## job 105
Design brain_m, start of the top module:
module brain_m(clk, rst, distance, mode, start, E, color, OE, shape);
For scale: about 2600 flip-flops, about 19 I/O pins, roughly 110000 sq um of cells after synthesis.
==> flow/config.mk <==
export PLATFORM = sky130hd
export DESIGN_NAME = brain_m
export DESIGN_NICKNAME = brain_m
export VERILOG_FILES = /design/flow/design.v
export SDC_FILE = /design/flow/constraint.sdc
export NUM_CORES = 4
export LEC_CHECK = 0
export CAP_MARGIN = 20
export CELL_PAD_IN_SITES_GLOBAL_PLACEMENT = 0
export CORE_MARGIN = 2
export CORE_UTILIZATION = 72
export CTS_CLUSTER_DIAMETER = 390
export PLACE_DENSITY_LB_ADDON = 0.0
export SETUP_SLACK_MARGIN = 1.07
export SLEW_MARGIN = 5
export TNS_END_PERCENT = 5
==> flow/constraint.sdc <==
create_clock -name core_clock -period 3.71 [get_ports {clk}]
set_input_delay 0.7420 -clock core_clock [delete_from_list [all_inputs] [get_ports {clk}]]
set_output_delay 0.7420 -clock core_clock [all_outputs]
set_load 0.01 [all_outputs]
run.sh (not shown) runs the stock make flow with config.mk's settings and CLKGATE_MAP_FILE=.
Job 105 -> stages 100% | layout checks FAIL | setup timing
#### Input delta (job 101 over job 105)
# job 105
export LEC_CHECK = 0
export CAP_MARGIN = 20
export CELL_PAD_IN_SITES_GLOBAL_PLACEMENT = 0
export CORE_MARGIN = 2
export CORE_UTILIZATION = 72
export CTS_CLUSTER_DIAMETER = 390
export PLACE_DENSITY_LB_ADDON = 0.0
export SETUP_SLACK_MARGIN = 1.07
export SLEW_MARGIN = 5
export TNS_END_PERCENT = 5
create_clock -name core_clock -period 3.71 [get_ports {clk}]
# job 101
export LEC_CHECK = 0
export CAP_MARGIN = 20
export CELL_PAD_IN_SITES_GLOBAL_PLACEMENT = 0
export CORE_MARGIN = 2
export CORE_UTILIZATION = 72
export CTS_CLUSTER_DIAMETER = 54
export HOLD_SLACK_MARGIN = 0.28
export PLACE_DENSITY_LB_ADDON = 0.0
export SETUP_SLACK_MARGIN = 1.3
export SLEW_MARGIN = 25
create_clock -name core_clock -period 4.42 [get_ports {clk}]
==> comparison <==
Job 101 finished all stages; however, its layout fails the closing checks, the failures being capacitance limit, slew limit.
Of job 101 and job 105, the run reporting the lower buffer and inverter count on the worst path was job 101.
On power in sequential cells, the higher figure sits with job 105, not job 101.
Compared with job 105, job 101 improves final wirelength.
Compared with job 105, job 101 shows a higher largest fanout on the critical path.
[compare] base=job 105 new=job 101: setup slack saw an increase; routed metal-1 wire length saw a decrease.

brain_m again, from the RTL that the note above started with.
Settings: LEC_CHECK=0, ABC_AREA=0, CAP_MARGIN=20, CELL_PAD_IN_SITES_DETAIL_PLACEMENT=2, CORE_MARGIN=8, CORE_UTILIZATION=64, CTS_CLUSTER_DIAMETER=288, GPL_TIMING_DRIVEN=0, HOLD_SLACK_MARGIN=0.01, PLACE_DENSITY=0.84, SETUP_SLACK_MARGIN=2.14, SLEW_MARGIN=5, TNS_END_PERCENT=15; clock period 10.0 ns.
The first run ended with an error in 3_5_place_dp.
Change:
Settings changed: ABC_AREA 0 to unset, CELL_PAD_IN_SITES_DETAIL_PLACEMENT 2 to unset, CORE_MARGIN 8 to 2, CORE_UTILIZATION 64 to 72, CTS_CLUSTER_DIAMETER 288 to unset, GPL_TIMING_DRIVEN 0 to unset, HOLD_SLACK_MARGIN 0.01 to unset, PLACE_DENSITY 0.84 to 0.35, SETUP_SLACK_MARGIN 2.14 to 1.07, SLEW_MARGIN 5 to 20, TNS_END_PERCENT 15 to unset.
Clock period 10.0 ns to 3.7 ns, I/O delays scaled along.
After rerunning: Now the flow reached the layout checks and failed them: setup timing. Synthesized area stays the same. Synthesized cell count stays the same. Die size is lower by 16%.
Change:
Settings changed: CORE_UTILIZATION 72 to 34, PLACE_DENSITY 0.35 to 0.6, SETUP_SLACK_MARGIN 1.07 to unset.
Clock period 3.7 ns to 6.6 ns, I/O delays scaled along.
What happened: With this change the flow passed the timing, design-rule and antenna checks. Hold slack is worse by 17 ps. Clock-buffer cell count rises by 43. Cell area falls by 2.4%. Cell count rises by 15%. Critical path depth rises by 2. Wire length falls by 18%. Via count falls by 12%.

Setup of quartz:
Starting RTL as in the previous note.
Settings: LEC_CHECK=0, CAP_MARGIN=15, CELL_PAD_IN_SITES_GLOBAL_PLACEMENT=0, CORE_MARGIN=2, CORE_UTILIZATION=72, CTS_CLUSTER_DIAMETER=390, PLACE_DENSITY_LB_ADDON=0.0, SETUP_SLACK_MARGIN=-0.12, SLEW_MARGIN=25, TNS_END_PERCENT=5; clock period 3.71 ns.
| quartz | all stages done | FAIL | negative setup slack |
Setup changes, quartz to indigo
Settings: SLEW_MARGIN: 25 -> 20; CTS_CLUSTER_DIAMETER: 390 -> unset; TNS_END_PERCENT: 5 -> unset; SETUP_SLACK_MARGIN: -0.12 -> unset; CELL_PAD_IN_SITES_GLOBAL_PLACEMENT: 0 -> unset; PLACE_DENSITY_LB_ADDON: 0.0 -> unset; CAP_MARGIN: 15 -> 20; CORE_UTILIZATION: 72 -> 63; the clock period (ns, I/O delays scaled along): 3.71 -> 4.58.
quartz and indigo: no clean run. No crash in quartz: every stage finished, but the layout fails its final checks due to negative setup slack. Total clock buffers created by CTS in indigo vs quartz: up 11. Against quartz, indigo comes in 0.76 points lower on area growth from synthesis to layout. From quartz to indigo the numbers moved as follows: total vias in the final route decreased by 3.3% relative to the old numbers, clock skew after layout decreased by 5.8 ps relative to the old numbers, power saw a decrease, die size went up, count of cells along the worst hold path -2. Diff quartz -> indigo | final worst-path setup slack | increase of 450 ps.

== run 1 ==
brain_m again, from the RTL that the note above started with.
export LEC_CHECK = 0
export ABC_AREA = 1
export CAP_MARGIN = 20
export CELL_PAD_IN_SITES_GLOBAL_PLACEMENT = 0
export CORE_MARGIN = 2
export CORE_UTILIZATION = 26
export CTS_CLUSTER_DIAMETER = 54
export GPL_ROUTABILITY_DRIVEN = 0
export GPL_TIMING_DRIVEN = 0
export MAX_ROUTING_LAYER = met4
export MIN_ROUTING_LAYER = met1
export SETUP_SLACK_MARGIN = 0.06
export SLEW_MARGIN = 25
create_clock -name core_clock -period 5.54 [get_ports {clk}]
Run 1 completed every stage of the flow, and the final layout passed the timing, design-rule and antenna checks.
[inputs] run 2 vs run 1
- clearing GPL_ROUTABILITY_DRIVEN, which used to be 0
- clearing CTS_CLUSTER_DIAMETER, which used to be 54
- clearing MIN_ROUTING_LAYER, which used to be met1
- clearing MAX_ROUTING_LAYER, which used to be met4
- clearing GPL_TIMING_DRIVEN, which used to be 0
- clearing CELL_PAD_IN_SITES_GLOBAL_PLACEMENT, which used to be 0
- clearing ABC_AREA, which used to be 1
- swapping 0.06 for 0.62 in SETUP_SLACK_MARGIN
- swapping 25 for 20 in SLEW_MARGIN
- swapping 26 for 70 in CORE_UTILIZATION
- swapping 5.54 for 4.58 in the clock period (ns, I/O delays scaled along)
[summary]
Delta (run 2 minus run 1): final core utilization went up 47 points, multi-input combinational area share now sits higher.
Relative to run 1, the number of stages on the worst setup path of run 2 is lower by 1.
AND-OR/OR-AND gates as the main combinational cell family by area after synthesis was reported by run 1, and simple AND/OR/NAND/NOR gates by run 2.
Detailed route, run 2 vs run 1: via total lower for run 2
For final instance area, dividing the value from run 1 by the value from run 2 gives 1.08.
Delta (run 2 minus run 1): largest net degree at the start of global routing rose by 191, number of setup violations in the final report stayed essentially flat, count of cells resized by post-cts repair rose by 33, arrival time of data at the critical path endpoint fell by 1.07 ns, count of placed standard cells in the final layout, fillers left out fell by 6,549.
Inputs modified between run 2 and run 3:
- swapping 0.62 for 1.38 in SETUP_SLACK_MARGIN
- putting PLACE_DENSITY_LB_ADDON at 0.0 where nothing was set
- swapping 4.58 for 5.59 in the clock period (ns, I/O delays scaled along)
Notes after the runs:
- Between run 3 and run 2, the final net count does not differ in any meaningful way.
- Run 3 against run 2: number of logic stages on the critical path including buffering picked up an extra 1, total number of vias neither gained nor lost much, post-layout period usage of the worst path lost 10 points, final cell area excluding filler cells neither gained nor lost much.
- Diff run 2 -> run 3: setup slack increased 0.65 ns; total combinational power decreased about 18%; sequential share of layout area essentially unchanged; number of buffer and inverter stages on the critical path increased 1.
- shape[2] as the termination of the worst setup path was reported by run 2, and shape[3] by run 3.
- Between run 3 and run 2, the combinational fraction of design power does not differ in any meaningful way.

## v35
brain_m again, from the RTL that the note above started with.
Settings: LEC_CHECK=0, CAP_MARGIN=15, CORE_MARGIN=2, CORE_UTILIZATION=72, CTS_CLUSTER_DIAMETER=363, CTS_CLUSTER_SIZE=25, HOLD_SLACK_MARGIN=0.29, PLACE_DENSITY_LB_ADDON=0.0, SETUP_SLACK_MARGIN=0.45, SLEW_MARGIN=5, TNS_END_PERCENT=10; clock period 3.67 ns.
v35: flow complete, layout not clean; failing: negative setup slack
Modified inputs, v39 compared to v35
- clearing CTS_CLUSTER_DIAMETER, which used to be 363
- swapping 72 for 64 in CORE_UTILIZATION
- swapping 15 for 20 in CAP_MARGIN
- clearing HOLD_SLACK_MARGIN, which used to be 0.29
- swapping 5 for 20 in SLEW_MARGIN
- clearing TNS_END_PERCENT, which used to be 10
- clearing SETUP_SLACK_MARGIN, which used to be 0.45
- clearing CTS_CLUSTER_SIZE, which used to be 25
- clearing PLACE_DENSITY_LB_ADDON, which used to be 0.0
- swapping 3.67 for 4.84 in the clock period (ns, I/O delays scaled along)
[summary]
v39 | stages: all done | timing, DRC, antenna: all pass
Delta(worst-case clock buffer depth, v39 - v35) > 0
v39 vs v35 on placed instance area: v39 is the lower one.
Number of stages on the worst setup path (v39 over v35): decrease, 1
First-iteration DRC count: v39 vs v35 down 938
Measured against each other, v35 and v39 differ in worst hold slack, the higher figure coming from v35.
Relative to v35, the overall power consumption of v39 is lower by 1.7 mW.
[compare] base=v35 new=v39: clock transition at the registers of the reported paths dropped 40 ps, sequential share of layout area saw a decrease.
[compare] base=v35 new=v39: weighted congestion at the end of routability-driven global placement saw a decrease, final-stage net count moved down, pre-placement core utilization fell 8.3 points.
#### Input delta (v27 over v39)
- PLACE_DENSITY now 0.6, previously not set
- CORE_UTILIZATION now 40, was 64
- the clock period (ns, I/O delays scaled along) now 6.6, was 4.84
Re count of clock-buffer cells in the layout: v27 is about 0.8% up on v39.
Route | v27 vs v39 | wire longer in v27
Comparing v27 and v39, the lower worst hold slack is on v27.
v27 vs v39: layout overhead on the synthesized area up
Inputs modified between v27 and v18:
- the clock period (ns, I/O delays scaled along) now 10.0, was 6.6
==> comparison <==
Compared with v27, v18 has extra setup slack.
Taking v27 as the reference, in v18 sequential share of layout area level, final cell utilization of the core comparable, final period utilization now sits lower.
The average wire per cell in the routed design of v18 is lower than that of v27.
Side by side, number of ordinary and repair buffers in the finished layout turned out higher in v18 than in v27.
Between v18 and v27, the difference in synthesis-to-layout area growth is negligible.
v18 and v27 ended up with nearly the same final weighted congestion of routability-driven global placement.
The run showing the smaller hold slack is v27.

lane 1:
brain_m again, from the RTL that the note above started with.
make LEC_CHECK=0 CAP_MARGIN=20 CELL_PAD_IN_SITES_GLOBAL_PLACEMENT=0 CORE_MARGIN=2 CORE_UTILIZATION=72 CTS_CLUSTER_DIAMETER=390 PLACE_DENSITY_LB_ADDON=0.0 SETUP_SLACK_MARGIN=-0.26 SLEW_MARGIN=25 TNS_END_PERCENT=5 finish   # period 3.71 ns
Lane 1 ran in full, but the layout does not pass; the checks complain about setup timing.
Changes in lane 2 relative to lane 1:
- swapping 25 for 20 in SLEW_MARGIN
- clearing PLACE_DENSITY_LB_ADDON, which used to be 0.0
- swapping -0.26 for -0.24 in SETUP_SLACK_MARGIN
- clearing TNS_END_PERCENT, which used to be 5
- clearing CELL_PAD_IN_SITES_GLOBAL_PLACEMENT, which used to be 0
- clearing CTS_CLUSTER_DIAMETER, which used to be 390
- swapping 3.71 for 3.7 in the clock period (ns, I/O delays scaled along)
Reported for lane 2 and lane 1, cell depth of the worst setup path turned out identical to the last digit.
Going from lane 1 to lane 2, clock distribution power saw little to no change; cell count has remained practically unchanged; switching component of the power was more or less identical; clock skew went up 29 ps.
Lane 2: flow complete, layout not clean; failing: setup timing
[lane 2 vs lane 1] sum of met3 wire segment lengths after detailed routing: lower in lane 2
The inputs of lane 3 differ from those of lane 2 as listed below.
- removing SETUP_SLACK_MARGIN (formerly -0.24)
- setting PLACE_DENSITY to 0.6 for the first time
- changing CORE_UTILIZATION from 72 to 40
- changing the clock period (ns, I/O delays scaled along) from 3.7 to 9.74
==> comparison <==
Data arrival time at the worst-slack endpoint in lane 3 is 1140 ps above lane 2.
Critical path depth delta for lane 3 relative to lane 2: 1 lower
Lane 3: no failed stages, no open violations at the end
Non-clock buffer count went down by more than half going from lane 2 to lane 3.
When the final numbers for lane 3 and lane 2 were put side by side, the transition time at the pin with the least slew margin turned out to be smaller in lane 3.
Relative area of non-clock buffer cells in the final design (higher): lane 2
STATUS worst setup slack: lane 3 wins against lane 2
### lane 3 -> lane 4
- a change of CORE_UTILIZATION from 40 to 58
- a change of the clock period (ns, I/O delays scaled along) from 9.74 to 4.05
[summary]
Lane 4 went all the way through synthesis, placement and routing and the layout is clean on timing, DRC and antenna. | combinational fraction of the cell area | lane 3 vs lane 4 | ≈ equal |. The lower post-CTS setup-driven buffer insertion count came out of lane 3. Comparing lane 4 with lane 3, the final instance area came out essentially unchanged. Lane 4 reports its end of the critical path as shape[1] while lane 3 reports shape[0].
> inputs changed (lane 4 -> lane 5)
- SETUP_SLACK_MARGIN now 1.66, previously not set
- CORE_UTILIZATION now 40, was 58
- the clock period (ns, I/O delays scaled along) now 6.6, was 4.05
Results
Cell count: lane 5 higher than lane 4
Looking at class of the most critical hold timing path, the in -> reg result is from lane 4; the reg -> reg one comes from lane 5.
Taking lane 4 as the reference, in lane 5 clock network latency to the later pin of the worst-skew pair saw a decrease; die outline area went up 45%.

== run A ==
Starting RTL as in the previous note.
// brain_m
module brain_m(clk, rst, distance, mode, start, E, color, OE, shape);
clock: 5.26 ns
lec_check: 0
abc_area: 1
cap_margin: 20
cell_pad_in_sites_global_placement: 0
core_margin: 2
core_utilization: 72
cts_cluster_diameter: 54
hold_slack_margin: 0.28
place_density_lb_addon: 0.08
setup_slack_margin: 1.3
slew_margin: 25
Per the final summary, run A finished and its layout is clean on timing, DRC and antenna.
[inputs] run B vs run A
- PLACE_DENSITY_LB_ADDON changed from 0.08 to 0.01
- CAP_MARGIN changed from 20 to 15
- SETUP_SLACK_MARGIN changed from 1.3 to -0.15
- CTS_CLUSTER_DIAMETER changed from 54 to 353
- ABC_AREA removed (was 1)
- CTS_CLUSTER_SIZE newly set to 24
- the clock period (ns, I/O delays scaled along) changed from 5.26 to 3.67
--- outcome ---
From the logs: run B reached the end of the flow and failed the layout checks with setup timing. Where chip footprint is concerned, run A is outperformed by run B. Via count (run B vs. run A) decreases by more than 10%. Delta (run B minus run A): global-route met1 utilization dropped 2.7 points, routed via count divided by cell count climbed about 3.3%, sequential fraction of total cell area climbed 2.7 points. Number of cells in the design after placement (run B over run A): decrease, 2085. Diff run B..run A | number of DRC violations after detailed routing | unchanged.
--- input diff run B..run C ---
- a deleted HOLD_SLACK_MARGIN that had been 0.28
- a change of CAP_MARGIN from 15 to 20
- a change of SETUP_SLACK_MARGIN from -0.15 to -0.2
- a deleted CTS_CLUSTER_SIZE that had been 24
- a change of CTS_CLUSTER_DIAMETER from 353 to 363
- a change of SLEW_MARGIN from 25 to 20
- a deleted CELL_PAD_IN_SITES_GLOBAL_PLACEMENT that had been 0
- a change of the clock period (ns, I/O delays scaled along) from 3.67 to 3.77
[summary]
- The flow completed for run C, but it is not clean: the layout still shows setup timing.
- Taking run B as the reference point, the setup slack after layout of run C falls by 86 ps.
- In the route summary, run C ends up with a via count exceeding that of run B.
- In run C, antenna diode instance count is higher than in run B.
- Reported for run C and run B, initial core utilization turned out identical to the last digit.
- When run C is set beside run B, its post-layout period usage of the worst path turns out to be 2.1 points larger.
- Side by side, routed wire length turned out higher in run C than in run B.
- When run C is set beside run B, its setup slack after placement turns out to be 180 ps larger.
- Max non-clock buffer count across run C and run B: run B
- Run B -> run C: register area delta 0, exact match
- Sequential share of layout area (run C over run B): decrease, 2.2 points
For run D, these inputs were changed with respect to run C:
- a change of SETUP_SLACK_MARGIN from -0.2 to 1.38
- a deleted CTS_CLUSTER_DIAMETER that had been 363
- a change of PLACE_DENSITY_LB_ADDON from 0.01 to 0.0
- an added CTS_CLUSTER_SIZE of 48
- a change of the clock period (ns, I/O delays scaled along) from 3.77 to 4.79
==> comparison <==
Run D ran to completion and came out clean on the timing, design-rule and antenna checks. Sort run C and run D by share of cell area taken by flip-flops and latches desc -> top: run C. Per the comparison of run D with run C, total of clock buffers placed in the layout shows an increase of 10%, placed instance area went down 1.4%, global-route usage down 0.27 points, number of placed instances, taps included decreased by 163 relative to the old numbers.
No activity file was given, so power comes from the tool's default toggle rates.
